==> design.v <==
module CLBP
#(
    parameter INT_WIDTH     = 9,
    parameter FRAC_WIDTH    = 16
)
(
    input                                       clk,
    input                                       rst,
    input                                       enable,
    output reg  [11:0]                          gray_addr,
    output reg                                  gray_OE,
    input       [7:0]                           gray_data,
    output reg  [11:0]                          lbp_addr,
    output reg                                  lbp_WEN,
    output reg  [7:0]                           lbp_data,
    output reg  [(INT_WIDTH+FRAC_WIDTH)-1:0]    theta,  
    output reg                                  theta_valid,
    input       [(INT_WIDTH+FRAC_WIDTH)-1:0]    cos_data,
    input                                       cos_valid,
    input       [(INT_WIDTH+FRAC_WIDTH)-1:0]    sin_data,
    input                                       sin_valid,
    output reg                                  finish
    );  
    parameter state_bit = 4;
    reg [state_bit-1:0] cur_state;
    reg [state_bit-1:0] next_state;
    localparam [state_bit-1:0] UNENABLE = 4'd0;
    localparam [state_bit-1:0] READY = 4'd1;
    localparam [state_bit-1:0] WAIT_AND_READ = 4'd2;
    localparam [state_bit-1:0] BILINEAR_INTERPOLATION = 4'd3;
    localparam [state_bit-1:0] WRITE = 4'd4;
    localparam [state_bit-1:0] FINISH = 4'd5;
    reg [11:0] addr;
    reg [7:0] center_value;
    reg [3:0] counter;
    reg [2:0] k;
    reg signed [(INT_WIDTH+FRAC_WIDTH)-1:0] rx;
    reg signed [(INT_WIDTH+FRAC_WIDTH)-1:0] ry;
    reg signed [(INT_WIDTH+FRAC_WIDTH)-1:0] x_1;
    reg signed [(INT_WIDTH+FRAC_WIDTH)-1:0] x_2;
    reg signed [(INT_WIDTH+FRAC_WIDTH)-1:0] y_1;
    reg signed [(INT_WIDTH+FRAC_WIDTH)-1:0] y_2;
    reg signed [(INT_WIDTH+FRAC_WIDTH)-1:0] tx;
    reg signed [(INT_WIDTH+FRAC_WIDTH)-1:0] ty;
    reg signed [((INT_WIDTH+FRAC_WIDTH)*2)-1:0] w;  
    reg signed [((INT_WIDTH+FRAC_WIDTH)*2+8)-1:0] neighbor;  
    parameter [(INT_WIDTH+FRAC_WIDTH)-1:0] PI = 25'd205887;
    parameter signed [(INT_WIDTH+FRAC_WIDTH)-1:0] ONE = 25'd65536;
    parameter signed [(INT_WIDTH+FRAC_WIDTH)-1:0] ZERO = 25'd0;
	always @(posedge clk or posedge rst) begin
        if (rst) begin
            cur_state <= UNENABLE;
            addr <= 12'd0;
            gray_addr <= 12'd0;
            gray_OE <= 1'd0;
            lbp_addr <= 12'd0;
            lbp_WEN <= 1'd0;
            lbp_data <= 8'd0;
			theta_valid<= 1'd0;
            finish <= 1'd0;
        end
        else begin
            cur_state <= next_state;
            case (cur_state)
                UNENABLE: begin
                    addr <= 12'd0;
                    gray_addr <= 12'd0;
                    gray_OE <= 1'd0;
                    lbp_addr <= 12'd0;
                    lbp_WEN <= 1'd0;
                    lbp_data <= 8'd0;
                    theta_valid<= 1'd0;
                    finish <= 1'd0;
                end
                READY: begin
                    center_value <= 8'd0;  
                    gray_addr <= addr;
                    gray_OE <= 1'd1;
                    theta <= 25'd0;
                    theta_valid <= 1'd0;
                    lbp_addr <= 12'd0;
                    lbp_WEN <= 1'd0;
                    lbp_data <= 8'd0;
                    counter <= 4'd0;
                    k <= 3'd0;
                end
                WAIT_AND_READ: begin
                    if (counter == 4'd1) begin 
                        counter <= 4'd0;  
						center_value <= gray_data;
                    end
                    else
                        counter <= 4'd1;  
                end
                BILINEAR_INTERPOLATION: begin
                    if (counter == 4'd11)
                        counter <= 4'd0;
                    else
                        counter <= counter + 4'd1;
                    case (counter)
                        4'd0: begin
                            theta_valid <= 1'd1;
                            theta <= ((PI << 1) * k) >>> 3;
                            neighbor <= 58'd0;
                        end
                        4'd2: begin
                            if (cos_data == 25'd65535) 
                                rx <= ONE;
                            else if (cos_data == -25'd65535) 
                                rx <= -ONE;
                            else 
                                rx <= cos_data;
                            if (sin_data == 25'd65535) 
                                ry <= ONE;
                            else if (sin_data == -25'd65535)
                                ry <= -ONE;
                            else 
                                ry <= sin_data;
                        end
                        4'd3: begin
                            rx <= rx * 3'd3;  
                            ry <= -(ry * 3'd3);  
                        end
                        4'd4: begin
                            x_1 <= {rx[24:16], 16'd0};
                            x_2 <= (rx[15:0]) ? {rx[24:16] + 9'd1, 16'd0} : rx;
                            y_1 <= {ry[24:16], 16'd0};
                            y_2 <= (ry[15:0]) ? {ry[24:16] + 9'd1, 16'd0} : ry;
                        end
                        4'd5: begin
                            if (x_1[24] == 1'd0 && y_1[24] == 1'd0) begin
                                gray_addr <= addr + {y_1[21:16], x_1[21:16]};
                            end
                            else if (x_1[24] == 1'd1 && y_1[24] == 1'd0) begin
                                gray_addr <= addr + {y_1[21:16], 6'd0} - {4'd0, (~x_1[23:16]+8'd1)};
                            end
                            else if (x_1[24] == 1'd0 && y_1[24] == 1'd1) begin
                                gray_addr <= addr - {(~y_1[23:16]+8'd1) << 6} + {6'd0, x_1[21:16]};
                            end
                            else begin
                                gray_addr <= addr - {(~y_1[23:16]+8'd1) << 6} - {4'd0, (~x_1[23:16]+8'd1)};
                            end
                            tx <= rx - x_1;
                            ty <= ry - y_1;
                        end
                        4'd6: begin
                            if (x_1[24] == 1'd0 && y_2[24] == 1'd0) begin
                                gray_addr <= addr + {y_2[21:16], x_1[21:16]};
                            end
                            else if (x_1[24] == 1'd1 && y_2[24] == 1'd0) begin
                                gray_addr <= addr + {y_2[21:16], 6'd0} - {4'd0, (~x_1[23:16]+8'd1)};
                            end
                            else if (x_1[24] == 1'd0 && y_2[24] == 1'd1) begin
                                gray_addr <= addr - {(~y_2[23:16]+8'd1) << 6} + {6'd0, x_1[21:16]};
                            end
                            else begin
                                gray_addr <= addr - {(~y_2[23:16]+8'd1) << 6} - {4'd0, (~x_1[23:16]+8'd1)};
                            end
                            w <= {25'd0, (ONE - tx)} * {25'd0, (ONE - ty)};
                        end
                        4'd7: begin
                            if (x_2[24] == 1'd0 && y_1[24] == 1'd0) begin
                                gray_addr <= addr + {y_1[21:16], x_2[21:16]};
                            end
                            else if (x_2[24] == 1'd1 && y_1[24] == 1'd0) begin
                                gray_addr <= addr + {y_1[21:16], 6'd0} - {4'd0, (~x_2[23:16]+8'd1)};
                            end
                            else if (x_2[24] == 1'd0 && y_1[24] == 1'd1) begin
                                gray_addr <= addr - {(~y_1[23:16]+8'd1) << 6} + {6'd0, x_2[21:16]};
                            end
                            else begin
                                gray_addr <= addr - {(~y_1[23:16]+8'd1) << 6} - {4'd0, (~x_2[23:16]+8'd1)};
                            end
                            neighbor <= neighbor + gray_data * w[40:16];
                            w <= {25'd0, tx} * {25'd0, (ONE - ty)};
                        end
                        4'd8: begin
                            if (x_2[24] == 1'd0 && y_2[24] == 1'd0) begin
                                gray_addr <= addr + {y_2[21:16], x_2[21:16]};
                            end
                            else if (x_2[24] == 1'd1 && y_2[24] == 1'd0) begin
                                gray_addr <= addr + {y_2[21:16], 6'd0} - {4'd0, (~x_2[23:16]+8'd1)};
                            end
                            else if (x_2[24] == 1'd0 && y_2[24] == 1'd1) begin
                                gray_addr <= addr - {(~y_2[23:16]+8'd1) << 6} + {6'd0, x_2[21:16]};
                            end
                            else begin
                                gray_addr <= addr - {(~y_2[23:16]+8'd1) << 6} - {4'd0, (~x_2[23:16]+8'd1)};
                            end
                            neighbor <= neighbor + gray_data * w[40:16];
                            w <= {25'd0, (ONE - tx)} * {25'd0, ty};
                        end
                        4'd9: begin
                            neighbor <= neighbor + gray_data * w[40:16];
                            w <= {25'd0, tx} * {25'd0, ty};
                        end
                        4'd10: begin
                            neighbor <= neighbor + gray_data * w[40:16]; 
                        end
                        4'd11: begin
                            if (neighbor[15]) begin
                                if ((neighbor[23:16]+8'd1) >= center_value)
                                    lbp_data[k] <= 1'd1;
                            end
                            else begin
                                if (neighbor[23:16] >= center_value)
                                    lbp_data[k] <= 1'd1;
                            end
                            if (k < 3'd7) begin
                                k <= k + 3'd1;
                            end
						end
						default: begin
						end
                    endcase
                end
                WRITE: begin
                    if (k == 3'd0) begin
                        lbp_WEN <= 1'd1;
                        lbp_data <= 8'd0;
                        lbp_addr <= addr;
                    end
                    else begin
                        lbp_WEN <= 1'd1;
                        lbp_addr <= addr;
                    end
                    addr <= addr + 12'd1;
                end
                FINISH: begin
                    finish <= 1'd1;
                end
            endcase
        end
    end
    always @(*) begin
        case (cur_state)
            UNENABLE: begin
                if (enable) 
                    next_state = READY;
                else
                    next_state = UNENABLE;
            end
            READY: begin
                if (addr[11:6] == 6'd0  || addr[11:6] == 6'd1  || addr[11:6] == 6'd2 ||
                        addr[5:0] == 6'd0   || addr[5:0] == 6'd1   || addr[5:0] == 6'd2  || 
                        addr[5:0] == 6'd61  || addr[5:0] == 6'd62  || addr[5:0] == 6'd63 || 
                        addr[11:6] == 6'd61 || addr[11:6] == 6'd62 || addr[11:6] == 6'd63) begin
                    next_state = WRITE;
                end
                else begin
                    next_state = WAIT_AND_READ;
                end
            end
            WAIT_AND_READ: begin
                if (counter == 4'd1)
                    next_state = BILINEAR_INTERPOLATION;
                else
                    next_state = WAIT_AND_READ;
            end
            BILINEAR_INTERPOLATION: begin
                if (k == 3'd7 && counter == 4'd11)
                    next_state = WRITE;
                else
                    next_state = BILINEAR_INTERPOLATION;
            end
            WRITE: begin
                if (addr == 12'd4095) begin
                    next_state = FINISH;
                end 
                else begin
                    next_state = READY;
                end
            end
            FINISH: begin
                next_state = UNENABLE;
            end
            default: begin
                next_state = UNENABLE;
            end
        endcase
    end
endmodule
module HCU(
    input               clk,
    input               rst,
    input               mode,
    input               enable,
    input   [3:0]       gridX,
    input   [3:0]       gridY,
    output  reg         lbp_ren,
    output  reg [11:0]  lbp_addr,
    input       [7:0]   lbp_rdata,
    output  reg         hist_wen_train,
    output  reg [7:0]   hist_wdata_train,
    output  reg [20:0]  hist_addr_train, 
    output  reg         hist_ren_train,
    input   [7:0]       hist_rdata_train,
    output  reg         hist_wen_predict,
    output  reg [7:0]   hist_wdata_predict,
    output  reg [13:0]  hist_addr_predict,
    output  reg         hist_ren_predict,
    input   [7:0]       hist_rdata_predict,
    output  reg         done
    );
	parameter state_bit = 4;
    reg [state_bit-1:0] cur_state;
    reg [state_bit-1:0] next_state;
    localparam [state_bit-1:0] UNENABLE = 4'd0;
    localparam [state_bit-1:0] INITIAL_HIST = 4'd1;
    localparam [state_bit-1:0] INITIAL_HIST_ADDR = 4'd2;
    localparam [state_bit-1:0] INITIAL_HIST_END = 4'd3;
    localparam [state_bit-1:0] SEND_LBP_ADDR = 4'd4;
    localparam [state_bit-1:0] WAIT_LBP_DATA = 4'd5;
    localparam [state_bit-1:0] SEND_HIST_ADDR = 4'd6;
    localparam [state_bit-1:0] WAIT_HIST_DATA = 4'd7;
    localparam [state_bit-1:0] WRITE_HIST_DATA = 4'd8;
    localparam [state_bit-1:0] NEXT_ADDR = 4'd9;
    reg [11:0] lbp_addr_counter; 
    reg [20:0] hist_addr_counter; 
    always @(posedge clk or posedge rst) begin
        if (rst) begin
            cur_state <= UNENABLE;
            lbp_ren <= 1'd0;
            lbp_addr <= 12'd0;
            hist_wen_train <= 1'd0;
            hist_wdata_train <= 8'd0;
            hist_addr_train <= 21'd0;
            hist_ren_train <= 1'd0;
            hist_wen_predict <= 1'd0;
            hist_wdata_predict <= 8'd0;
            hist_addr_predict <= 14'd0;
            hist_ren_predict <= 1'd0;
            lbp_addr_counter <= 12'd0;
            hist_addr_counter <= 21'd0;
			done <= 1'd0;
        end
        else begin
            cur_state <= next_state;
            case (cur_state)
                UNENABLE: begin
                    lbp_ren <= 1'd0;
                    lbp_addr <= 12'd0;
                    done <= 1'd0;
                    if (mode) begin
                        hist_addr_counter <= 21'd0;
                        hist_addr_predict <= hist_addr_counter;
                    end
                    else begin
                        hist_addr_train <= hist_addr_counter;
                    end
                end
                INITIAL_HIST: begin
                    if (mode) begin
                        hist_wen_predict <= 1'd1;
                        hist_wdata_predict <= 8'd0;
                    end
                    else begin
                        hist_wen_train <= 1'd1;
                        hist_wdata_train <= 8'd0;
                    end
                end
                INITIAL_HIST_ADDR: begin
                    if (mode) begin
                        hist_addr_predict <= hist_addr_predict + 14'd1;
                    end
                    else begin
                        hist_addr_train <= hist_addr_train + 21'd1;
                    end
                end
                INITIAL_HIST_END: begin
                    if (mode) begin
                        hist_wen_predict <= 1'd0;
                    end
                    else begin
                        hist_wen_train <= 1'd0;
                    end
                end
                SEND_LBP_ADDR: begin
                    lbp_ren <= 1'd1;
                end
                SEND_HIST_ADDR: begin
                    lbp_ren <= 1'd0;
                    if (mode) begin
                        hist_addr_predict <= hist_addr_counter[13:0] + {6'd0, lbp_rdata}; 
                    end
                    else begin
                        hist_addr_train <= hist_addr_counter + {13'd0, lbp_rdata}; 
                    end
                end
                WAIT_HIST_DATA: begin
                    if (mode) begin
                        hist_ren_predict <= 1'd1;
                    end
                    else begin
                        hist_ren_train <= 1'd1;
                    end
                end
                WRITE_HIST_DATA: begin
                    if (mode) begin
                        hist_ren_predict <= 1'd0;
                        hist_wen_predict <= 1'd1;
                        hist_wdata_predict <= hist_rdata_predict + 8'd1;
                    end
                    else begin
                        hist_ren_train <= 1'd0;
                        hist_wen_train <= 1'd1;
                        hist_wdata_train <= hist_rdata_train + 8'd1;
                    end
                end
                NEXT_ADDR: begin
                    if (mode) begin
                        hist_wen_predict <= 1'd0; 
                    end
                    else begin
                        hist_wen_train <= 1'd0; 
                    end
                    if (lbp_addr == 12'd4095) begin 
                        lbp_addr <= lbp_addr + 12'd1;
                        lbp_addr_counter <= lbp_addr + 12'd1;
                        hist_addr_counter <= hist_addr_counter + 21'd256; 
                        done <= 1'd1;
                    end
                    else if (lbp_addr[8:0] == 9'd511) begin 
                        lbp_addr <= lbp_addr + 12'd1;
                        lbp_addr_counter <= lbp_addr + 12'd1;
                        hist_addr_counter <= hist_addr_counter + 21'd256; 
                    end
                    else if (lbp_addr[8:0] == lbp_addr_counter[8:0] + 9'd455) begin 
                        lbp_addr <= lbp_addr_counter + 12'd8;
                        lbp_addr_counter <= lbp_addr_counter + 12'd8;
                        hist_addr_counter <= hist_addr_counter + 21'd256; 
                    end
                    else if (lbp_addr[2:0] == lbp_addr_counter[2:0] + 3'd7) begin 
                        lbp_addr <= lbp_addr + 12'd57;
                    end
                    else begin 
                        lbp_addr <= lbp_addr + 12'd1;
                    end
                end
                default: ;
            endcase
        end
    end
    always @(*) begin
        case (cur_state)
            UNENABLE: begin
                if (enable) 
                    next_state = INITIAL_HIST;
                else
                    next_state = UNENABLE;
            end
            INITIAL_HIST: begin
                if (mode) begin
                    if (hist_addr_predict == 14'd16383) begin
                        next_state = INITIAL_HIST_END;
                    end
                    else begin
                        next_state = INITIAL_HIST_ADDR;
                    end
                end
                else begin
                    if (hist_addr_train == hist_addr_counter + 21'd16383) begin
                        next_state = INITIAL_HIST_END;
                    end
                    else begin
                        next_state = INITIAL_HIST_ADDR;
                    end
                end
            end
            INITIAL_HIST_ADDR: begin
                next_state = INITIAL_HIST;
            end
            INITIAL_HIST_END: begin
                next_state = SEND_LBP_ADDR;
            end
            SEND_LBP_ADDR: begin
                next_state = SEND_HIST_ADDR;
            end
            SEND_HIST_ADDR: begin
                next_state = WAIT_HIST_DATA;
            end
            WAIT_HIST_DATA: begin
                next_state = WRITE_HIST_DATA;
            end
            WRITE_HIST_DATA: begin
                next_state = NEXT_ADDR;
            end
            NEXT_ADDR: begin
                if (lbp_addr == 12'd4095) begin 
                    next_state = UNENABLE;
                end
                else begin
                    next_state = SEND_LBP_ADDR;
                end
            end
            default: begin
                next_state = UNENABLE;
            end
        endcase
    end
endmodule
module DCU(
    input               clk,
    input               rst,
    input               enable,
    input   [20:0]      hist_addr_offset,
    output  reg [20:0]  hist_addr_train,
    output  reg         hist_ren_train,
    input   [7:0]       hist_rdata_train, 
    output  reg [13:0]  hist_addr_predict,
    output  reg         hist_ren_predict,
    input   [7:0]       hist_rdata_predict, 
    output  reg [17:0]  distance, 
    output  reg         valid
);
    parameter state_bit = 3;
    reg [state_bit-1:0] cur_state;
    reg [state_bit-1:0] next_state;
    localparam [state_bit-1:0] UNENABLE = 3'd0;
    localparam [state_bit-1:0] INITIAL_HIST_ADDR = 3'd1;
    localparam [state_bit-1:0] WAIT_HIST_DATA = 3'd2;
    localparam [state_bit-1:0] CAL_DISTANCE = 3'd3;
    localparam [state_bit-1:0] FINISH = 3'd4;
    always @(posedge clk or posedge rst) begin
        if (rst) begin
            cur_state <= UNENABLE;
            hist_addr_train <= 21'd0;
            hist_ren_train <= 1'd0;
            hist_addr_predict <= 14'd0;
            hist_ren_predict <= 1'd0;
            distance <= 18'd0;
            valid <= 1'd0;
        end
        else begin
            cur_state <= next_state;
            case (cur_state)
                UNENABLE: begin
                    hist_addr_train <= 21'd0; 
                    hist_ren_train <= 1'd0;
                    hist_addr_predict <= 14'd0;
                    hist_ren_predict <= 1'd0;
                    distance <= 18'd0;
                    valid <= 1'd0;
                end
                INITIAL_HIST_ADDR: begin 
                    hist_addr_train <= hist_addr_offset;
                end
                WAIT_HIST_DATA: begin
                    hist_ren_train <= 1'd1;
                    hist_ren_predict <= 1'd1;
                end
                CAL_DISTANCE: begin
                    hist_addr_train <= hist_addr_train + 21'd1;
                    hist_ren_train <= 1'd0;
                    hist_addr_predict <= hist_addr_predict + 14'd1;
                    hist_ren_predict <= 1'd0;
                    distance <= distance + ((hist_rdata_predict - hist_rdata_train) * (hist_rdata_predict - hist_rdata_train));
                end
                FINISH: begin
                    valid <= 1'd1;
                end
                default: ;
            endcase
        end
    end
    always @(*) begin
        case (cur_state)
            UNENABLE: begin
                if (enable) begin
                    next_state = INITIAL_HIST_ADDR;
                end
                else begin
                    next_state = UNENABLE;
                end
            end
            INITIAL_HIST_ADDR: begin
                next_state = WAIT_HIST_DATA;
            end
            WAIT_HIST_DATA: begin 
                next_state = CAL_DISTANCE;
            end
            CAL_DISTANCE: begin
                if (hist_addr_predict == 14'd16383) begin
                    next_state = FINISH;
                end
                else begin
                    next_state = WAIT_HIST_DATA;
                end
            end
            FINISH: begin
                next_state = UNENABLE;
            end
            default: begin
                next_state = UNENABLE;
            end
        endcase
    end
endmodule   
module Comparator(
    input                   clk,
    input                   rst,
    input                   enable,
    input   [7:0]           histcount,
    input                   dcu_valid,
    input   [17:0]          distance,
    input   [4:0]           id,
    output  reg             id_ren,
    output  reg [7:0]       id_counter, 
    output  reg             dcu_enable,
    output  reg [4:0]       label,
    output  reg [17:0]      minDistance,
    output  reg [20:0]      hist_addr_offset,
    output  reg             done
);
    parameter state_bit = 3;
    reg [state_bit-1:0] cur_state;
    reg [state_bit-1:0] next_state;
    localparam [state_bit-1:0] UNENABLE = 3'd0;
    localparam [state_bit-1:0] DCU_ENABLE = 3'd1;
    localparam [state_bit-1:0] DCU_PROC = 3'd2;
    always @(posedge clk or posedge rst) begin
        if (rst) begin
            cur_state <= UNENABLE;
            id_ren <= 1'd0;
            id_counter <= 8'd0;
            label <= 5'd0;
            minDistance <= 18'd0;
            hist_addr_offset <= 21'd0;
            done <= 1'd0;
        end
        else begin
            cur_state <= next_state;
            case (cur_state)
                UNENABLE: begin
                    id_ren <= 1'd0;
                    id_counter <= 8'd0;
                    minDistance <= 18'd262143; 
                    hist_addr_offset <= 21'd0;
                    done <= 1'd0;
                end
                DCU_ENABLE: begin
                    hist_addr_offset <= {id_counter[6:0], 14'd0}; 
                    id_ren <= 1'd1;
                end
                DCU_PROC: begin
                    if (dcu_valid) begin
                        if (distance < minDistance) begin
                            minDistance <= distance; 
                            label <= id;
                        end
                        if (id_counter + 8'd1 == histcount) begin
                            done <= 1'd1;
                        end
                        id_ren <= 1'd0;
                        id_counter <= id_counter + 8'd1;
                    end
                end
                default: ;
            endcase
        end
    end
    always @(*) begin
        case (cur_state)
            UNENABLE: begin
                if (enable) begin
                    next_state = DCU_ENABLE;
                end
                else begin
                    next_state = UNENABLE;
                end
            end
            DCU_ENABLE: begin
                next_state = DCU_PROC;
            end
            DCU_PROC: begin
                if (dcu_valid) begin
                    if (id_counter + 8'd1 == histcount) begin
                        next_state = UNENABLE;
                    end
                    else begin
                        next_state = DCU_ENABLE;
                    end
                end
                else begin
                    next_state = DCU_PROC;
                end
            end
            default: next_state = UNENABLE;
        endcase
    end
    always @(*) begin
        case (cur_state)
            DCU_ENABLE: dcu_enable = 1'd1;
            default: dcu_enable = 1'd0;
        endcase
    end
endmodule
module Controller(
    input               clk,
    input               rst,
    input               mode,
    input               enable,
    input               valid,
    input   [4:0]       id,
    output  reg [7:0]   id_addr,
    output  reg [4:0]   id_wdata,
    output  reg         id_wen,
	output	reg			lbp_enable,
	input   			lbp_finish,
	output  reg			ram_clbp,
    input   [3:0]       gridX_i,     
    input   [3:0]       gridY_i,        
    output  reg         hcu_enable,
    output  reg [3:0]   gridX_o,
    output  reg [3:0]   gridY_o,  
    input               hcu_finish,      
    input               comparator_finish,
    output  reg         comparator_enable,
    output  reg         ram_comp
);
    parameter state_bit = 3;
    reg [state_bit-1:0] cur_state;
    reg [state_bit-1:0] next_state;
    localparam [state_bit-1:0] UNENABLE = 3'd0;
    localparam [state_bit-1:0] CLBP_ENABLE = 3'd1;
    localparam [state_bit-1:0] CLBP_PROC = 3'd2;
    localparam [state_bit-1:0] HCU_TRAIN_ENABLE = 3'd3;
    localparam [state_bit-1:0] HCU_TRAIN_PROC = 3'd4;
    localparam [state_bit-1:0] WAIT_ID_VALID = 3'd5;
    localparam [state_bit-1:0] COMPARATOR_ENABLE = 3'd6;
    localparam [state_bit-1:0] COMPARATOR_PROC = 3'd7;
    always @(posedge clk or posedge rst) begin
        if (rst) begin
            cur_state <= UNENABLE;
            gridX_o <= 4'd0; 
            gridY_o <= 4'd0; 
            id_addr <= 8'd0;
            id_wdata <= 5'd0;
            id_wen <= 1'd0;
        end
        else begin
            cur_state <= next_state;
            case (cur_state)
                UNENABLE: begin
                    gridX_o <= 4'd8; 
                    gridY_o <= 4'd8; 
                    id_wdata <= id; 
                end
                CLBP_ENABLE: begin
                    if (mode == 1'd0) begin
                        id_wen <= 1'd1;
                    end
                end
                CLBP_PROC: begin
                    if (mode == 1'd0) begin
                        id_wen <= 1'd0;
                    end
                end
                HCU_TRAIN_ENABLE: begin
                    if (mode == 1'd0) begin
                        id_addr <= id_addr + 8'd1;
                    end
                end
                HCU_TRAIN_PROC: begin
                end
                WAIT_ID_VALID: begin
                    id_wdata <= id; 
                end
                COMPARATOR_ENABLE: begin
                end
                COMPARATOR_PROC: begin
                end
                default: ;
            endcase
        end
    end
    always @(*) begin
        case (cur_state)
            UNENABLE: begin
                if (enable) begin
                    next_state = CLBP_ENABLE;
                end
                else begin
                    next_state = UNENABLE;
                end
            end
            CLBP_ENABLE: begin
				next_state = CLBP_PROC;
            end
            CLBP_PROC: begin
                if (lbp_finish) begin
                    next_state = HCU_TRAIN_ENABLE;
                end
                else begin
                    next_state = CLBP_PROC;
                end
            end
            HCU_TRAIN_ENABLE: begin
                next_state = HCU_TRAIN_PROC;
            end
            HCU_TRAIN_PROC: begin
                if (hcu_finish) begin
                    next_state = WAIT_ID_VALID;
                end
                else begin
                    next_state = HCU_TRAIN_PROC;
                end
            end
            WAIT_ID_VALID: begin
                if (mode) begin
                    next_state = COMPARATOR_ENABLE;
                end
                else begin
                    next_state = CLBP_ENABLE;
                end
            end
            COMPARATOR_ENABLE: begin
                next_state = COMPARATOR_PROC;
            end
            COMPARATOR_PROC: begin
                if (comparator_finish) begin
                    next_state = CLBP_ENABLE;
                end
                else begin
                    next_state = COMPARATOR_PROC;
                end
            end
            default: next_state = UNENABLE;
        endcase
    end
    always @(*) begin
        case (cur_state)
            CLBP_ENABLE: begin
                lbp_enable = 1'd1;
            end
            default: begin
                lbp_enable = 1'd0;
            end
        endcase
    end
    always @(*) begin
        case (cur_state)
            HCU_TRAIN_ENABLE, HCU_TRAIN_PROC: ram_clbp = 1'd1;
            default: ram_clbp = 1'd0;
        endcase
    end
    always @(*) begin
        case (cur_state)
            HCU_TRAIN_ENABLE: hcu_enable = 1'd1;
            default: hcu_enable = 1'd0;
        endcase
    end
    always @(*) begin
        case (cur_state)
            COMPARATOR_ENABLE: comparator_enable = 1'd1;
            default: comparator_enable = 1'd0;
        endcase
    end
    always @(*) begin
        case (cur_state)
            COMPARATOR_ENABLE, COMPARATOR_PROC: ram_comp = 1'd1;
            default: ram_comp = 1'd0;
        endcase
    end
endmodule
module top(
    input           clk,
    input           rst,
    input           enable,
    input           mode,
    input           valid, 
    input   [4:0]   id,
    input   [3:0]   gridX,
    input   [3:0]   gridY,
	output 	[11:0]	gray_addr,
	output			gray_ren,
	input	[7:0]	gray_rdata,
    output  [11:0]  lbp_addr,
    output          lbp_wen,
	output			lbp_ren,
    input   [7:0]   lbp_rdata,
	output	[7:0] 	lbp_wdata,
	output	[24:0]	theta,
	output			theta_valid,
	input	[24:0]	cos_data,
	input			cos_valid,
	input	[24:0]	sin_data,
	input			sin_valid,
	output			lbp_finish,
    output  [7:0]   id_addr,
    output  [4:0]   id_wdata,
    output          id_wen,
    output          id_ren,
    input   [4:0]   id_rdata,
    output  [20:0]  hist_addr_train,
    output  [7:0]   hist_wdata_train,
    output          hist_wen_train,
    output          hist_ren_train,
    input   [7:0]   hist_rdata_train,
    output  [13:0]  hist_addr_predict,
    output  [7:0]   hist_wdata_predict,
    output          hist_wen_predict,
    output          hist_ren_predict,
    input   [7:0]   hist_rdata_predict,  
    output          hcu_finish,
    output          done,
    output  [4:0]   label,
    output  [17:0]  minDistance
);
    wire clbp_enable;
    wire [11:0] clbp_lbp_addr;
    wire clbp_lbp_wen;
    wire [7:0] clbp_lbp_wdata;
    wire hcu_enable;
    wire hcu_lbp_ren;
    wire [11:0] hcu_lbp_addr;
    wire [20:0] hcu_hist_addr_train;
    wire hcu_hist_ren_train;
    wire [13:0] hcu_hist_addr_predict;
    wire hcu_hist_ren_predict;
    wire [3:0] gridX_o;
    wire [3:0] gridY_o;
    wire dcu_enable;
    wire [20:0] dcu_hist_addr_train;
    wire dcu_hist_ren_train;
    wire [13:0] dcu_hist_addr_predict;
    wire dcu_hist_ren_predict;
    wire comparator_finish;
    wire comparator_enable;
    wire ram_comp;
    wire ram_clbp;
    wire [7:0] controller_id_addr;
    wire [7:0] comparator_id_addr;
    wire [20:0] hist_addr_offset;
    wire [17:0] distance;
    wire dcu_valid;
    CLBP M1(.clk(clk), .rst(rst), .enable(clbp_enable), 
            .gray_addr(gray_addr), .gray_OE(gray_ren), .gray_data(gray_rdata),
            .lbp_addr(clbp_lbp_addr), .lbp_WEN(clbp_lbp_wen), .lbp_data(clbp_lbp_wdata), 
            .theta(theta), .theta_valid(theta_valid),
            .cos_data(cos_data), .cos_valid(cos_valid), .sin_data(sin_data), .sin_valid(sin_valid),
            .finish(lbp_finish));
    HCU M2(.clk(clk), .rst(rst), .mode(mode), .enable(hcu_enable), .gridX(gridX_o), .gridY(gridY_o), 
           .lbp_ren(hcu_lbp_ren), .lbp_addr(hcu_lbp_addr), .lbp_rdata(lbp_rdata), 
           .hist_wen_train(hist_wen_train), .hist_wdata_train(hist_wdata_train), .hist_addr_train(hcu_hist_addr_train), .hist_ren_train(hcu_hist_ren_train), .hist_rdata_train(hist_rdata_train),
           .hist_wen_predict(hist_wen_predict), .hist_wdata_predict(hist_wdata_predict), .hist_addr_predict(hcu_hist_addr_predict), .hist_ren_predict(hcu_hist_ren_predict), .hist_rdata_predict(hist_rdata_predict),
           .done(hcu_finish));
    Controller M3(.clk(clk), .rst(rst), .mode(mode), .enable(enable), .valid(valid),
                  .id(id), .id_addr(controller_id_addr), .id_wdata(id_wdata), .id_wen(id_wen),
                  .lbp_enable(clbp_enable), .lbp_finish(lbp_finish), .ram_clbp(ram_clbp),
                  .gridX_i(gridX), .gridY_i(gridY), .hcu_enable(hcu_enable), .gridX_o(gridX_o), .gridY_o(gridY_o), .hcu_finish(hcu_finish),      
                  .comparator_finish(done), .comparator_enable(comparator_enable), .ram_comp(ram_comp));
    DCU M4(.clk(clk), .rst(rst), .enable(dcu_enable), .hist_addr_offset(hist_addr_offset),
           .hist_addr_train(dcu_hist_addr_train), .hist_ren_train(dcu_hist_ren_train), .hist_rdata_train(hist_rdata_train),
           .hist_addr_predict(dcu_hist_addr_predict), .hist_ren_predict(dcu_hist_ren_predict), .hist_rdata_predict(hist_rdata_predict), 
           .distance(distance), .valid(dcu_valid));
    Comparator M5(.clk(clk), .rst(rst), .enable(comparator_enable),
                  .histcount(controller_id_addr), .dcu_valid(dcu_valid), .distance(distance),
                  .id(id_rdata), .id_ren(id_ren), .id_counter(comparator_id_addr), 
                  .dcu_enable(dcu_enable), .label(label), .minDistance(minDistance), .hist_addr_offset(hist_addr_offset), .done(done));
    assign lbp_addr = (ram_clbp) ? hcu_lbp_addr : clbp_lbp_addr;
    assign lbp_wen = (ram_clbp) ? 1'd0 : clbp_lbp_wen;
    assign lbp_wdata = (ram_clbp) ? 8'd0 : clbp_lbp_wdata;
    assign lbp_ren = (ram_clbp) ? hcu_lbp_ren : 1'd0;
    assign hist_addr_train = (ram_comp) ? dcu_hist_addr_train : hcu_hist_addr_train;
    assign hist_ren_train = (ram_comp) ? dcu_hist_ren_train : hcu_hist_ren_train;
    assign hist_addr_predict = (ram_comp) ? dcu_hist_addr_predict : hcu_hist_addr_predict;
    assign hist_ren_predict = (ram_comp) ? dcu_hist_ren_predict : hcu_hist_ren_predict;
    assign id_addr = (ram_comp) ? comparator_id_addr : controller_id_addr;
endmodule
==> run.sh <==
#!/bin/bash
# the make line also repeats each setting of config.mk as NAME=value (left out here)
make -C /OpenROAD-flow-scripts/flow DESIGN_CONFIG=/design/flow/config.mk WORK_HOME=/design/flow/orfs CLKGATE_MAP_FILE= finish
==> config.mk <==
export PLATFORM = sky130hd
export DESIGN_NAME = top
export DESIGN_NICKNAME = top
export VERILOG_FILES = /design/flow/design.v
export SDC_FILE = /design/flow/constraint.sdc
export NUM_CORES = 4
export LEC_CHECK = 0
export CAP_MARGIN = 20
export CELL_PAD_IN_SITES_DETAIL_PLACEMENT = 1
export CELL_PAD_IN_SITES_GLOBAL_PLACEMENT = 1
export CORE_MARGIN = 2
export CORE_UTILIZATION = 17
export CTS_CLUSTER_DIAMETER = 114
export CTS_CLUSTER_SIZE = 10
export HOLD_SLACK_MARGIN = -0.08
export MAX_ROUTING_LAYER = met5
export PLACE_DENSITY_LB_ADDON = 0.26
export SETUP_SLACK_MARGIN = 1.42
export SLEW_MARGIN = 20
export TNS_END_PERCENT = 40
==> constraint.sdc <==
create_clock -name core_clock -period 17.2 [get_ports {clk}]
set_input_delay 3.4400 -clock core_clock [delete_from_list [all_inputs] [get_ports {clk}]]
set_output_delay 3.4400 -clock core_clock [all_outputs]
set_load 0.01 [all_outputs]
==> impl_metrics.yaml, run 1 <==
# implementation run metrics
outcome:
  status: "timing/DRC/antenna clean"
yosys:
  netlist_instances: 12700
  ys_top_logic_family: "adder cells"
  synth_adder_area_share_pct: 48.2
  synth_top_cell_by_area: "fa_1"
  ys_sh_simple_pct: 15.8
  synth.avg_cell_area_sq_um: 8.88
  synthMostInstantiatedCell: "inv_1"
  mux_share_pct: 0.851
  edf_count: 210
  yosysChipArea_sq_um: 113000
  top_area_share_pct: 38.2
  async_flop_share_pct: 57.3
  xor_share_pct: 5.05
  top_cells_by_count: "inv_1, fa_1, nand2_1"
  syn_area_sq_um: 113000
  compound_area_share_pct: 7.38
  ys_seq_share_pct: 11.9
  ys_cells: 12700
  yosys_warnings: 5
  ys_ff: 492
  synthFlopType: "dfrtp_1"
  area_leaders: "fa_1, ha_1, inv_1"
  ys_types: 84
hold_path:
  hp-class: "register to register"
  hold_path.startpoint: "M4.cur_state[2]"
  hold_end: "M4.cur_state[4]"
  hold_depth: 0
pwr:
  sequentialPowerShare_pct: 19.4
  power.share.clock_pct: 17.1
  total_leakage_power_nw: 59.2
  swShare_pct: 44.4
  peakVddDrop_mv: 0.357
  p_per_area_nw_per_um2: 55.8
  p_int_w: 0.00397
  switchingPower_w: 0.00317
  maxPowerGroup: "combinational cells"
  pg_seq_w: 0.00138
  pg_clk_w: 0.00122
  pg_comb_w: 0.00453
  power_frac_comb_pct: 63.5
final_timing:
  fin_worst_skew_ns: 0.0796
  fmax_mhz: 82.5
  min_period_ns: 12.12
  fin_crit_sh_pct: 70.4
  setup_viol: 0
  slew_viol_final: 0
  hold_viol: 0
  worst_pin_slew_ns: 1.14
  rsz0062_at_grt: "false"
  tns_ns: 0
  relSlewSlack_pct: 24.1
clocking:
  cts_setup_buffers: 0
  clkSlewWorstSetupHoldPaths_ns: 0.06
  postCtsHoldBufs: 0
  numCtsBuffers: 57
  htree_levels: 2
  clockRootBuffer: "clkbuf_16"
  cts-resized-gates: 0
  cts_tree: "built"
  clock_sinks: 492
  insertion_delay_ns: 0.77
  clock_path_buffers: 3
final_layout:
  fillerInstances: 77600
  area_growth_pct: 13.7
  fin_util_pct: 19.4
  final_net_count: 15700
placement:
  dpl.hpwl_um: 343000
  place.gp.congestion: 0.811
  portBuffers: 245
critical_path:
  cp_slowest_cell: "xor2_4"
  startpoint: "M1.tx[1]"
  crit_buf_inv: 6
  crit_type: "register to register"
  r2r_slack_ns: 5.08
  cp.depth: 31
  crit_required_ns: 17.50
  reg2regPathDepth: 31
  rr_endpoint: "M1.w[30]"
  critPathTopFamily: "adder cells"
  path_max_fanout: 20
  path_common_cell: "fa_1"
  r2r_start: "M1.tx[1]"
  cp-end-kind: "register"
  cp-start-kind: "register"
  max_stage_delay_ns: 0.75
  worstPathArrival_ns: 12.41
  crit_end: "M1.w[30]"
route:
  wl_per_cell_um: 20.1
  drt.antenna.violating_nets: 0
  avgViaCountPerCell: 3.98
  drtIter0Drc: 3887
  drc: 0
  dr_total_vias: 85000
  dr.pass1.iters: 5
  routed_wl_um: 429000
grt:
  grt_pass1_vias: 94300
  antenna_found_initial: 76
  gr-usage-all-layers_pct: 12.8
  grt_pass1_wl_um: 646000
  grt.overflow.total: 0
  grt_max_degree: 136
floorplan:
  die_w_um: 818
  fp-utilization_pct: 17.1
  dieHeight_um: 818
  fp.coreArea_sq_um: 659000
  rows: 298
  dieArea_sq_um: 668000
  pin_count: 264
flow_run:
  timing.max_cap.violations: 0
  warnings: 82
-- per-layer routing --
layer,share of wire (%),vias up,track usage (%)
met5,0.035,-,0
met4,1.6,22,1.75
met3,3.4,265,1.40
met2,48,1088,22.0
met1,47,45200,17.8
li1,-,38400,-
-- final cells by class --
class / count / area (sq um) / share of cell area (%)
antenna: 19 / 47.5 / 0.0372
clock buffer: 95 / 1600 / 1.25
clock inverter: 9 / 123 / 0.0959
inverter: 2554 / 9590 / 7.50
multi-input combinational: 8957 / 87800 / 68.6
sequential: 492 / 13400 / 10.5
tap: 8700 / 10900 / 8.51
timing repair buffer: 504 / 4520 / 3.54
-- through the flow --
| stage | worst slack (ns) | power [W] | instances | cell area [sq um] | hold WS [ns] |
|---|---|---|---|---|---|
| 2_1_floorplan | 5.69 | 0.00490 | 12700 | 113000 | 0.352 |
| 3_3_place_gp | 4.77 | 0.00598 | 21200 | 126000 | 0.367 |
| 3_5_place_dp | 5.07 | 0.00601 | 21200 | 126000 | 0.376 |
| 4_1_cts | 5.04 | 0.00732 | 21300 | 128000 | 0.393 |
| 5_1_grt | 4.79 | 0.00795 | 21300 | 128000 | 0.402 |
| 6_report | 5.08 | 0.00714 | 21300 | 128000 | 0.391 |
==> inputs of run 2 (changes only) <==
- CELL_PAD_IN_SITES_DETAIL_PLACEMENT: 1 -> default
- CELL_PAD_IN_SITES_GLOBAL_PLACEMENT: 1 -> 2
- CORE_UTILIZATION: 17 -> 40
- CTS_CLUSTER_DIAMETER: 114 -> 350
- CTS_CLUSTER_SIZE: 10 -> default
- HOLD_SLACK_MARGIN: -0.08 -> default
- MAX_ROUTING_LAYER: met5 -> met4
- PLACE_DENSITY_LB_ADDON: 0.26 -> default
- SETUP_SLACK_MARGIN: 1.42 -> default
- SLEW_MARGIN: 20 -> 40
- TNS_END_PERCENT: 40 -> default
- clock period: 17.2 -> 17.7 ns (I/O delays scaled with it)
==> run 2 against run 1 <==
  * Clock power grew 26%
  * Cell area shrank 4.3%
  * Die size shrank 57%
  * Largest power group unchanged
  * Sequential cell count is the same
  * Power grew 1.6%
==> impl_metrics.yaml, run 2 <==
# implementation run metrics
critical_path:
  crit_required_ns: 18.11
  cp-end-kind: "register"
  worstPathArrival_ns: 11.89
  reg2regPathDepth: 35
  crit_buf_inv: 9
  startpoint: "M1.ty[0]"
  r2r_slack_ns: 6.22
  rr_endpoint: "M1.w[39]"
  crit_end: "M1.w[39]"
  path_max_fanout: 35
  path_common_cell: "fa_1"
  crit_type: "register to register"
  r2r_start: "M1.ty[0]"
  cp.depth: 35
  max_stage_delay_ns: 0.64
  critPathTopFamily: "adder cells"
  cp_slowest_cell: "inv_1"
  cp-start-kind: "register"
final_timing:
  fin_worst_skew_ns: 0.0794
  min_period_ns: 11.48
  fmax_mhz: 87.1
  worst_pin_slew_ns: 0.885
  tns_ns: 0
  rsz0062_at_grt: "false"
  slew_viol_final: 0
  relSlewSlack_pct: 40.7
  fin_crit_sh_pct: 64.9
  setup_viol: 0
  hold_viol: 0
  whs_ns: 0.378
yosys:
  synthFlopType: "dfrtp_1"
  ys_seq_share_pct: 11.9
  netlist_instances: 12700
  ys_types: 84
  top_area_share_pct: 38.2
  yosys_warnings: 5
  area_leaders: "fa_1, ha_1, inv_1"
  synth_adder_area_share_pct: 48.2
  ys_sh_simple_pct: 15.8
  syn_area_sq_um: 113000
  synthMostInstantiatedCell: "inv_1"
  edf_count: 210
  ys_ff: 492
  xor_share_pct: 5.05
  synth.avg_cell_area_sq_um: 8.88
  compound_area_share_pct: 7.38
  async_flop_share_pct: 57.3
  ys_cells: 12700
  synth_top_cell_by_area: "fa_1"
  yosysChipArea_sq_um: 113000
  ys_top_logic_family: "adder cells"
  mux_share_pct: 0.851
  top_cells_by_count: "inv_1, fa_1, nand2_1"
route:
  dr_total_vias: 85500
  drtIter0Drc: 5042
  avgViaCountPerCell: 5.23
  routed_wl_um: 383000
  dr.pass1.iters: 6
  wl_per_cell_um: 23.4
  drt.antenna.violating_nets: 0
  drc: 0
floorplan:
  dieHeight_um: 534
  rows: 194
  fp.coreArea_sq_um: 280000
  fp-utilization_pct: 40.2
  dieArea_sq_um: 286000
  die_w_um: 534
  pin_count: 264
placement:
  dpl-instance-area_sq_um: 120000
  dpl.hpwl_um: 298000
  place.gp.congestion: 0.908
  portBuffers: 245
  dp_cells: 16200
hold_path:
  hp-class: "register to register"
  hold_end: "M2.cur_state[4]"
  hold_depth: 0
  hold_path.startpoint: "M2.cur_state[2]"
pwr:
  p_int_w: 0.00420
  sequentialPowerShare_pct: 18.6
  total_leakage_power_nw: 59.5
  maxPowerGroup: "combinational cells"
  peakVddDrop_mv: 0.446
  pg_comb_w: 0.00436
  pg_clk_w: 0.00154
  power.share.clock_pct: 21.3
  power_frac_comb_pct: 60.1
  swShare_pct: 42.1
  switchingPower_w: 0.00305
  pg_seq_w: 0.00135
  p_per_area_nw_per_um2: 59.2
flow_run:
  timing.max_cap.violations: 0
  warnings: 82
clocking:
  clock_path_buffers: 4
  clockRootBuffer: "clkbuf_16"
  postCtsHoldBufs: 0
  cts_setup_buffers: 0
  cts-resized-gates: 0
  cts_tree: "built"
  insertion_delay_ns: 0.79
  htree_levels: 3
  numCtsBuffers: 73
  clock_sinks: 492
  clkSlewWorstSetupHoldPaths_ns: 0.05
final_layout:
  final_net_count: 15700
  fin_cells: 16400
  fin_util_pct: 43.8
  design_area_sq_um: 122000
  area_growth_pct: 8.81
outcome:
  status: "timing/DRC/antenna clean"
grt:
  antenna_found_initial: 14
  grt.overflow.total: 0
  grt_pass1_vias: 92000
  gr-usage-all-layers_pct: 28.1
  grt_pass1_wl_um: 587000
  grt_max_degree: 137
[run 2: layout make-up]
type,instances,area (sq um)
multi-input cells,8957,87900
diodes,4,10.0
clock inverters,30,404
fillers,28000,157000
inverters,2554,9600
repair buffers,490,4380
well taps,3724,4660
flip-flops and latches,492,13400
clock buffers,99,2090
[run 2: per-layer routing]
| metal | wire, um | global-route usage, % | up-vias |
|---|---|---|---|
| li1 | - | - | 38400 |
| met1 | 170000 | 37.1 | 44700 |
| met2 | 184000 | 46.0 | 1961 |
| met3 | 17300 | 2.81 | 435 |
| met4 | 12000 | 7.56 | 0 |
| met5 | 0 | - | - |
[run 2: stage by stage]
step                setup WS, ns  total power (W)
detailed placement          6.07          0.00571
global placement            5.71          0.00575
CTS                         6.27          0.00737
global route                5.85          0.00799
floorplan                   6.09          0.00476
finish                      6.22          0.00725
==> inputs of run 3 (changes only) <==
- CELL_PAD_IN_SITES_GLOBAL_PLACEMENT: 2 -> default
- CORE_UTILIZATION: 40 -> 57
- CTS_CLUSTER_DIAMETER: 350 -> default
- MAX_ROUTING_LAYER: met4 -> default
- SETUP_SLACK_MARGIN: default -> 2.16
- SLEW_MARGIN: 40 -> 20
- clock period: 17.7 -> 8.76 ns (I/O delays scaled with it)
==> run 3 against run 2 <==
  * Now fails the layout checks on negative setup slack
  * Sequential cell count stayed put
  * Maximum frequency rose by 26%
  * Non-clock buffer count increased by 579
  * Via count rose by 5.5%
  * Critical path depth decreased by 1
  * Largest cell class unchanged
  * Die size fell by 30%
  * Area after synthesis unchanged
  * Clock skew shrank 0.012 ns
  * Sequential power grew 100%
  * Critical path type unchanged
  * Sequential share of layout area fell by 0.48 points
  * Global-route usage grew 8.5 points
  * Worst hold slack gained 0.0046 ns
  * Highest routed layer is now met5
  * Critical endpoint is now M1.w[29]
==> impl_metrics.yaml, run 3 <==
# implementation run metrics
yosys:
  yosys_warnings: 5
  compound_area_share_pct: 7.38
  synth.avg_cell_area_sq_um: 8.88
  area_leaders: "fa_1, ha_1, inv_1"
  synthMostInstantiatedCell: "inv_1"
  ys_sh_simple_pct: 15.8
  top_area_share_pct: 38.2
  async_flop_share_pct: 57.3
  ys_types: 84
  synth_top_cell_by_area: "fa_1"
  mux_share_pct: 0.851
  ys_top_logic_family: "adder cells"
  yosysChipArea_sq_um: 113000
  xor_share_pct: 5.05
  ys_ff: 492
  top_cells_by_count: "inv_1, fa_1, nand2_1"
  ys_seq_share_pct: 11.9
  synthFlopType: "dfrtp_1"
  netlist_instances: 12700
  synth_adder_area_share_pct: 48.2
  ys_cells: 12700
  syn_area_sq_um: 113000
  edf_count: 210
critical_path:
  max_stage_delay_ns: 0.57
  cp_slowest_cell: "or4_4"
  path_max_fanout: 5
  critPathTopFamily: "adder cells"
  startpoint: "M1.tx[1]"
  cp.depth: 34
  crit_required_ns: 9.35
  reg2regPathDepth: 34
  cp-start-kind: "register"
  cp-end-kind: "register"
  crit_type: "register to register"
  r2r_start: "M1.tx[1]"
  crit_end: "M1.w[29]"
  worstPathArrival_ns: 9.73
  crit_buf_inv: 11
  path_common_cell: "fa_1"
  rr_endpoint: "M1.w[29]"
  r2r_slack_ns: -0.38
route:
  drt.antenna.violating_nets: 0
  dr.pass1.iters: 6
  avgViaCountPerCell: 5.70
  routed_wl_um: 358000
  dr_wl_met3_um: 26700
  drtIter0Drc: 6872
  drc: 0
  wl_per_cell_um: 22.6
  dr.max_layer_used: "met5"
  routed-wl-met2_um: 166000
  wl_met1_um: 139000
  dr_total_vias: 90200
clocking:
  htree_levels: 3
  insertion_delay_ns: 0.73
  postCtsHoldBufs: 0
  cts_tree: "built"
  clock_sinks: 492
  clkSlewWorstSetupHoldPaths_ns: 0.06
  clockRootBuffer: "clkbuf_16"
  clock_path_buffers: 3
  numCtsBuffers: 66
final_timing:
  setup_ws_ns: -0.380
  tns_ns: -3.08
  slew_viol_final: 0
  worst_pin_slew_ns: 1.19
  fin_crit_sh_pct: 104
  hold_viol: 0
  fin_worst_skew_ns: 0.0670
  rsz0062_at_grt: "true"
  relSlewSlack_pct: 18.7
  fmax_mhz: 109
  min_period_ns: 9.14
  setup_viol: 16
final_layout:
  fillerInstances: 16600
  final_net_count: 16300
  area_growth_pct: 13.8
  fin_cells: 15800
  fin_util_pct: 65.1
  design_area_sq_um: 128000
pwr:
  swShare_pct: 41.9
  power.share.clock_pct: 15.9
  switchingPower_w: 0.00745
  power_frac_comb_pct: 68.8
  maxPowerGroup: "combinational cells"
  pg_clk_w: 0.00282
  total_leakage_power_nw: 62.9
  p_int_w: 0.0103
  peakVddDrop_mv: 0.925
  pg_comb_w: 0.0122
  pg_seq_w: 0.00272
  sequentialPowerShare_pct: 15.3
  p_per_area_nw_per_um2: 139
grt:
  grt_pass1_vias: 95800
  grt_pass1_wl_um: 557000
  antenna_found_initial: 19
  gr-usage-all-layers_pct: 36.6
  grt.overflow.total: 0
  grt_max_degree: 138
floorplan:
  dieHeight_um: 448
  rows: 163
  fp-utilization_pct: 57.2
  fp.coreArea_sq_um: 197000
  dieArea_sq_um: 201000
  pin_count: 264
  die_w_um: 448
outcome:
  status: "failed layout checks"
  failed_checks: "negative setup slack"
placement:
  dp_cells: 15600
  dpl-instance-area_sq_um: 123000
  dpl.hpwl_um: 284000
  place.gp.congestion: 1.01
  portBuffers: 245
flow_run:
  warnings: 90
  timing.max_cap.violations: 0
hold_path:
  hp-class: "register to register"
  hold_path.startpoint: "M2.cur_state[2]"
  hold_end: "M2.cur_state[4]"
  hold_depth: 0
## run 3: layer usage
| metal | vias up | GRT usage, % |
|---|---|---|
| met4 | 24 | 21.7 |
| met1 | 46100 | 47.0 |
| met3 | 909 | 5.71 |
| met5 | - | 0 |
| met2 | 3532 | 58.7 |
| li1 | 39600 | - |
## run 3: what timing repair did
action                     in CTS  in global routing
setup endpoints to repair      49                 43
gates resized                 327                164
gates cloned                    2                  2
pin swaps                     170                150
setup buffers                  66                 32
## run 3: through the flow
step / setup slack, ns / hold slack [ns] / power [W]
after floorplan: 0.0263 / 0.352 / 0.0101
after global placement: -0.624 / 0.365 / 0.0124
after detailed placement: -0.774 / 0.370 / 0.0126
after CTS: -0.264 / 0.383 / 0.0169
after global routing: -0.603 / 0.399 / 0.0193
final: -0.380 / 0.383 / 0.0178
## run 3: cell type report
cell class              instances  area, sq um  area share, %
diodes                          2         5.00        0.00391
clock buffers                  89         1860           1.45
clock inverters                32          368          0.287
inverters                    2554         9620           7.51
multi-input cells            8957        89800           70.1
flip-flops and latches        492        13400           10.4
well taps                    2640         3300           2.58
repair buffers               1069         9750           7.62
==> inputs of run 4 (changes only) <==
- CORE_UTILIZATION: 57 -> 40
- SETUP_SLACK_MARGIN: 2.16 -> 2.3
- clock period: 8.76 -> 10.9 ns (I/O delays scaled with it)
==> run 4 against run 3 <==
  * The run now finishes clean
  * Sequential power fell by 19%
  * Global-route usage down 12 points
  * Combinational power is 35% lower
  * Clock-buffer cell count down 16
  * Largest power group unchanged
  * Highest routed layer unchanged
==> impl_metrics.yaml, run 4 <==
# implementation run metrics
route:
  routed_wl_um: 345000
  dr_total_vias: 86200
  drc: 0
  avgViaCountPerCell: 5.23
  dr.pass1.iters: 6
  drt.antenna.violating_nets: 0
  drtIter0Drc: 5996
  wl_per_cell_um: 20.9
floorplan:
  pin_count: 264
  fp.coreArea_sq_um: 280000
  rows: 194
  dieHeight_um: 534
  fp-utilization_pct: 40.2
  die_w_um: 534
  dieArea_sq_um: 286000
final_layout:
  fillerInstances: 27500
  design_area_sq_um: 125000
  area_growth_pct: 11.1
  final_net_count: 15900
clocking:
  postCtsHoldBufs: 0
  clkSlewWorstSetupHoldPaths_ns: 0.06
  insertion_delay_ns: 0.68
  numCtsBuffers: 54
  cts_tree: "built"
  clock_path_buffers: 3
  htree_levels: 2
  clock_sinks: 492
  clockRootBuffer: "clkbuf_16"
yosys:
  edf_count: 210
  synthMostInstantiatedCell: "inv_1"
  synth_adder_area_share_pct: 48.2
  ys_top_logic_family: "adder cells"
  netlist_instances: 12700
  ys_sh_simple_pct: 15.8
  top_cells_by_count: "inv_1, fa_1, nand2_1"
  ys_seq_share_pct: 11.9
  async_flop_share_pct: 57.3
  ys_ff: 492
  syn_area_sq_um: 113000
  yosys_warnings: 5
  top_area_share_pct: 38.2
  mux_share_pct: 0.851
  xor_share_pct: 5.05
  compound_area_share_pct: 7.38
  area_leaders: "fa_1, ha_1, inv_1"
  synth.avg_cell_area_sq_um: 8.88
  ys_types: 84
  synth_top_cell_by_area: "fa_1"
  synthFlopType: "dfrtp_1"
  yosysChipArea_sq_um: 113000
  ys_cells: 12700
critical_path:
  path_max_fanout: 5
  cp-end-kind: "register"
  path_common_cell: "fa_1"
  r2r_start: "M1.ty[0]"
  cp.depth: 34
  startpoint: "M1.ty[0]"
  crit_type: "register to register"
  r2r_slack_ns: 1.43
  worstPathArrival_ns: 9.84
  reg2regPathDepth: 34
  critPathTopFamily: "adder cells"
  crit_buf_inv: 7
  crit_required_ns: 11.27
  crit_end: "M1.w[39]"
  cp_slowest_cell: "or4b_4"
  max_stage_delay_ns: 0.63
  rr_endpoint: "M1.w[39]"
  cp-start-kind: "register"
final_timing:
  slew_viol_final: 0
  relSlewSlack_pct: 18.7
  setup_viol: 0
  fin_worst_skew_ns: 0.0440
  tns_ns: 0
  rsz0062_at_grt: "true"
  whs_ns: 0.375
  fmax_mhz: 106
  setup_ws_ns: 1.43
  worst_pin_slew_ns: 1.21
  min_period_ns: 9.47
  fin_crit_sh_pct: 86.9
  hold_viol: 0
pwr:
  finalPower_w: 0.0121
  maxPowerGroup: "combinational cells"
  pg_clk_w: 0.00198
  swShare_pct: 42.7
  pg_seq_w: 0.00219
  power.share.clock_pct: 16.3
  switchingPower_w: 0.00518
  total_leakage_power_nw: 60.4
  sequentialPowerShare_pct: 18.0
  power_frac_comb_pct: 65.7
  peakVddDrop_mv: 1.00
  p_per_area_nw_per_um2: 97.0
  p_int_w: 0.00695
  pg_comb_w: 0.00797
placement:
  portBuffers: 245
  dpl.hpwl_um: 270000
  dpl-instance-area_sq_um: 120000
  dp_slack_ns: 0.240
  place.gp.congestion: 0.956
grt:
  grt_max_degree: 146
  grt.overflow.total: 0
  grt_pass1_vias: 90300
  grt_pass1_wl_um: 541000
  gr-usage-all-layers_pct: 24.5
  antenna_found_initial: 46
hold_path:
  hp-class: "register to register"
  hold_path.startpoint: "M2.cur_state[2]"
  hold_depth: 0
  hold_end: "M2.cur_state[4]"
flow_run:
  timing.max_cap.violations: 0
  warnings: 86
outcome:
  status: "timing/DRC/antenna clean"
==> run 4: layout make-up <==
cell class	instances	area, sq um	area share (%)
inverters	2554	9610	7.69
diodes	21	52.6	0.0420
multi-input cells	8960	89300	71.4
repair buffers	633	6150	4.92
well taps	3724	4660	3.73
flip-flops and latches	492	13400	10.7
clock inverters	29	365	0.292
clock buffers	73	1510	1.21
==> run 4: layer usage <==
metal | GRT usage (%) | wire (um) | vias to the layer above
met5 | 0 | 238 | -
met1 | 31.9 | 141000 | 43900
met2 | 40.2 | 161000 | 2835
li1 | - | - | 38700
met4 | 10.7 | 17600 | 38
met3 | 4.22 | 25300 | 618
==> run 4: through the flow <==
stage | util, % | cells
floorplan | - | 12700
global placement | 42.8 | 16200
detailed placement | 42.8 | 16200
CTS | 44.5 | 16400
global route | 44.7 | 16500
finish | 44.7 | 16500
==> run 4: repair_timing <==
item / 4_1_cts / 5_1_grt
setup endpoints to repair: 34 / 35
gates resized: 294 / 103
setup buffers: 117 / 24
gates cloned: 9 / 2
pin swaps: 112 / 44
hold endpoints to repair: 0 / 0
==> inputs of run 5 (changes only) <==
- CELL_PAD_IN_SITES_GLOBAL_PLACEMENT: default -> 3
- CTS_CLUSTER_DIAMETER: default -> 350
- SETUP_SLACK_MARGIN: 2.3 -> default
- clock period: 10.9 -> 17.7 ns (I/O delays scaled with it)
==> run 5 against run 4 <==
  * Still clean on timing, DRC and antenna
  * Sequential share of layout area is 0.26 points higher
  * Register-to-register slack gained 4.3 ns
  * Setup slack gained 4.3 ns
  * Final cell count down 0.89%
  * Via count is 1.2% lower
  * Critical path type unchanged
  * Largest power group unchanged
==> impl_metrics.yaml, run 5 <==
# implementation run metrics
outcome:
  status: "timing/DRC/antenna clean"
route:
  avgViaCountPerCell: 5.21
  dr_total_vias: 85100
  drt.antenna.violating_nets: 0
  drc: 0
  wl_per_cell_um: 23.2
  dr.pass1.iters: 8
  drtIter0Drc: 4855
  routed_wl_um: 379000
critical_path:
  rr_endpoint: "M1.w[39]"
  path_max_fanout: 35
  reg2regPathDepth: 31
  crit_type: "register to register"
  critPathTopFamily: "adder cells"
  startpoint: "M1.ty[0]"
  cp-start-kind: "register"
  path_common_cell: "fa_1"
  cp_slowest_cell: "a21oi_1"
  r2r_slack_ns: 5.73
  max_stage_delay_ns: 0.85
  worstPathArrival_ns: 12.36
  r2r_start: "M1.ty[0]"
  crit_required_ns: 18.08
  cp.depth: 31
  crit_buf_inv: 7
  crit_end: "M1.w[39]"
  cp-end-kind: "register"
grt:
  grt_pass1_wl_um: 585000
  antenna_found_initial: 21
  gr-usage-all-layers_pct: 27.0
  grt_pass1_vias: 91900
  grt.overflow.total: 0
  grt_max_degree: 78
pwr:
  pg_comb_w: 0.00442
  power_frac_comb_pct: 60.7
  pg_seq_w: 0.00135
  total_leakage_power_nw: 59.4
  switchingPower_w: 0.00311
  power.share.clock_pct: 20.8
  pg_clk_w: 0.00152
  sequentialPowerShare_pct: 18.5
  peakVddDrop_mv: 0.354
  swShare_pct: 42.6
  p_int_w: 0.00418
  maxPowerGroup: "combinational cells"
  p_per_area_nw_per_um2: 59.7
yosys:
  synth.avg_cell_area_sq_um: 8.88
  mux_share_pct: 0.851
  yosysChipArea_sq_um: 113000
  yosys_warnings: 5
  synth_adder_area_share_pct: 48.2
  area_leaders: "fa_1, ha_1, inv_1"
  compound_area_share_pct: 7.38
  synth_top_cell_by_area: "fa_1"
  ys_cells: 12700
  ys_top_logic_family: "adder cells"
  top_area_share_pct: 38.2
  ys_seq_share_pct: 11.9
  synthMostInstantiatedCell: "inv_1"
  ys_ff: 492
  edf_count: 210
  netlist_instances: 12700
  async_flop_share_pct: 57.3
  synthFlopType: "dfrtp_1"
  ys_sh_simple_pct: 15.8
  syn_area_sq_um: 113000
  ys_types: 84
  top_cells_by_count: "inv_1, fa_1, nand2_1"
  xor_share_pct: 5.05
floorplan:
  pin_count: 264
  die_w_um: 534
  fp-utilization_pct: 40.2
  dieArea_sq_um: 286000
  dieHeight_um: 534
  rows: 194
  fp.coreArea_sq_um: 280000
clocking:
  postCtsHoldBufs: 0
  insertion_delay_ns: 0.80
  cts-resized-gates: 0
  cts_tree: "built"
  htree_levels: 3
  clockRootBuffer: "clkbuf_16"
  clock_path_buffers: 4
  clock_sinks: 492
  numCtsBuffers: 74
  clkSlewWorstSetupHoldPaths_ns: 0.07
  cts_setup_buffers: 0
final_layout:
  area_growth_pct: 8.44
  final_net_count: 15700
final_timing:
  slew_viol_final: 0
  relSlewSlack_pct: 17.6
  min_period_ns: 11.97
  setup_viol: 0
  fin_crit_sh_pct: 67.6
  fin_worst_skew_ns: 0.0995
  worst_pin_slew_ns: 1.23
  rsz0062_at_grt: "false"
  tns_ns: 0
  fmax_mhz: 83.5
  whs_ns: 0.377
  hold_viol: 0
placement:
  portBuffers: 245
  place.gp.congestion: 0.885
  dpl.hpwl_um: 296000
hold_path:
  hold_depth: 0
  hold_path.startpoint: "M2.cur_state[2]"
  hold_end: "M2.cur_state[4]"
  hp-class: "register to register"
flow_run:
  warnings: 81
  timing.max_cap.violations: 0
[run 5: cell type report]
| cell class | count | area, sq um |
|---|---|---|
| Fill cell | 27900 | 158000 |
| Multi-Input combinational cell | 8957 | 87700 |
| Sequential cell | 492 | 13400 |
| Inverter | 2554 | 9590 |
| Tap cell | 3724 | 4660 |
| Timing Repair Buffer | 472 | 4220 |
| Clock buffer | 99 | 2100 |
| Clock inverter | 30 | 325 |
| Antenna cell | 11 | 27.5 |
[run 5: metrics by stage]
stage	std cells	power (W)	area [sq um]	utilization (%)	worst slack, ns
after floorplan	12700	0.00476	113000	-	6.09
after global placement	16200	0.00580	119000	42.7	5.85
after detailed placement	16200	0.00579	120000	42.7	5.78
after CTS	16300	0.00742	122000	43.6	5.68
after global routing	16300	0.00801	122000	43.6	5.37
final	16300	0.00728	122000	43.6	5.73
[run 5: metal layers]
layer	global-route usage [%]	up-vias	wire length [um]
li1	-	38400	-
met1	37.0	44400	169000
met2	45.3	1883	181000
met3	2.95	410	16900
met4	7.56	14	11900
met5	0	-	95
==> inputs of run 6 (changes only) <==
- CELL_PAD_IN_SITES_GLOBAL_PLACEMENT: 3 -> default
- CTS_CLUSTER_DIAMETER: 350 -> default
- clock period: 17.7 -> 12.0 ns (I/O delays scaled with it)
==> run 6 against run 5 <==
  * Still clean
  * Sequential share of layout area about the same
  * Area after synthesis unchanged
  * Routed wire length decreased by 10%
  * Utilization decreased by 0.17 points
  * Non-clock buffer count increased by 5
  * Global-route usage decreased by 2.9 points
  * Sequential cell count unchanged
  * Worst hold slack improved by 0.0070 ns
  * Power increased by 41%
  * Clock-buffer cell count decreased by 30
  * First-iteration DRC count increased by 25%
  * Final cell count decreased by 0.12%
  * Critical path type unchanged
  * Highest routed layer unchanged
==> impl_metrics.yaml, run 6 <==
# implementation run metrics
outcome:
  status: "timing/DRC/antenna clean"
grt:
  grt_pass1_vias: 88500
  grtUsageMet3_pct: 3.65
  antenna_found_initial: 28
  grt_pass1_wl_um: 531000
  grt.overflow.total: 0
  top_usage_layer: "met2"
  globalRouteMet2Util_pct: 40.2
  grt_max_degree: 149
  gr-usage-all-layers_pct: 24.1
  met1_usage_pct: 31.1
final_timing:
  slew_viol_final: 0
  relSlewSlack_pct: 19.8
  fin_worst_skew_ns: 0.0594
  rsz0062_at_grt: "false"
  fin_crit_sh_pct: 89.2
  worst_pin_slew_ns: 1.19
  fmax_mhz: 93.4
  setup_viol: 0
  min_period_ns: 10.70
  tns_ns: 0
  hold_viol: 0
pwr:
  power_frac_comb_pct: 62.4
  swShare_pct: 43.4
  pg_clk_w: 0.00188
  switchingPower_w: 0.00446
  sequentialPowerShare_pct: 19.3
  pg_comb_w: 0.00642
  maxPowerGroup: "combinational cells"
  p_per_area_nw_per_um2: 84.6
  total_leakage_power_nw: 59.1
  power.share.clock_pct: 18.3
  pg_seq_w: 0.00199
  peakVddDrop_mv: 0.825
  p_int_w: 0.00582
yosys:
  ys_sh_simple_pct: 15.8
  synthMostInstantiatedCell: "inv_1"
  area_leaders: "fa_1, ha_1, inv_1"
  edf_count: 210
  compound_area_share_pct: 7.38
  xor_share_pct: 5.05
  ys_seq_share_pct: 11.9
  synth_adder_area_share_pct: 48.2
  ys_types: 84
  ys_top_logic_family: "adder cells"
  ys_ff: 492
  async_flop_share_pct: 57.3
  synth.avg_cell_area_sq_um: 8.88
  synth_top_cell_by_area: "fa_1"
  netlist_instances: 12700
  yosys_warnings: 5
  ys_cells: 12700
  top_cells_by_count: "inv_1, fa_1, nand2_1"
  synthFlopType: "dfrtp_1"
  syn_area_sq_um: 113000
  yosysChipArea_sq_um: 113000
  mux_share_pct: 0.851
  top_area_share_pct: 38.2
critical_path:
  max_stage_delay_ns: 0.87
  reg2regPathDepth: 29
  crit_end: "M1.w[38]"
  startpoint: "M1.tx[1]"
  r2r_slack_ns: 1.30
  path_max_fanout: 12
  r2r_start: "M1.tx[1]"
  crit_buf_inv: 3
  rr_endpoint: "M1.w[38]"
  cp_slowest_cell: "xnor2_2"
  critPathTopFamily: "adder cells"
  crit_type: "register to register"
  crit_required_ns: 12.39
  worstPathArrival_ns: 11.09
  path_common_cell: "fa_1"
  cp-start-kind: "register"
  cp-end-kind: "register"
  cp.depth: 29
clocking:
  clock_path_buffers: 3
  htree_levels: 2
  clkSlewWorstSetupHoldPaths_ns: 0.06
  clockRootBuffer: "clkbuf_16"
  cts_setup_buffers: 0
  numCtsBuffers: 56
  cts-resized-gates: 0
  cts_tree: "built"
  insertion_delay_ns: 0.69
  postCtsHoldBufs: 0
  clock_sinks: 492
floorplan:
  pin_count: 264
  dieHeight_um: 534
  fp-utilization_pct: 40.2
  rows: 194
  fp.coreArea_sq_um: 280000
  dieArea_sq_um: 286000
  die_w_um: 534
route:
  routed_wl_um: 340000
  drtIter0Drc: 6059
  dr.pass1.iters: 5
  dr_total_vias: 85400
  drt.antenna.violating_nets: 0
  wl_per_cell_um: 20.8
  drc: 0
  avgViaCountPerCell: 5.23
final_layout:
  final_net_count: 15700
  area_growth_pct: 8.02
  logic_area_sq_um: 87700
  flop_area_sq_um: 13400
  fillerInstances: 27600
  design_area_sq_um: 122000
placement:
  portBuffers: 245
  dpl-instance-area_sq_um: 119000
  place.gp.congestion: 0.947
  dpl.hpwl_um: 267000
flow_run:
  warnings: 82
  timing.max_cap.violations: 0
hold_path:
  hold_depth: 0
  hold_end: "M2.cur_state[4]"
  hp-class: "register to register"
  hold_path.startpoint: "M2.cur_state[2]"
run 6: area by class of cell:
class / instances / area share, %
Antenna cell: 9 / 0.0185
Inverter: 2554 / 7.89
Multi-Input combinational cell: 8957 / 72.1
Clock buffer: 69 / 1.25
Sequential cell: 492 / 11.0
Tap cell: 3724 / 3.83
Timing Repair Buffer: 477 / 3.49
Clock inverter: 37 / 0.388
run 6: through the flow:
step | total power, W | hold slack (ns) | util, % | setup slack [ns] | cells
2_1_floorplan | 0.00703 | 0.352 | - | 1.53 | 12700
3_3_place_gp | 0.00832 | 0.368 | 42.7 | 1.50 | 16200
3_5_place_dp | 0.00838 | 0.367 | 42.7 | 1.42 | 16200
4_1_cts | 0.0104 | 0.383 | 43.4 | 1.43 | 16300
5_1_grt | 0.0113 | 0.394 | 43.5 | 0.997 | 16300
6_report | 0.0103 | 0.384 | 43.5 | 1.30 | 16300
run 6: routing by layer:
layer | wire length, um | vias to the layer above
met5 | 171 | -
met4 | 17700 | 26
met3 | 23000 | 601
met2 | 161000 | 2812
met1 | 138000 | 43600
li1 | - | 38400
No activity file was given, so power comes from the tool's default toggle rates.
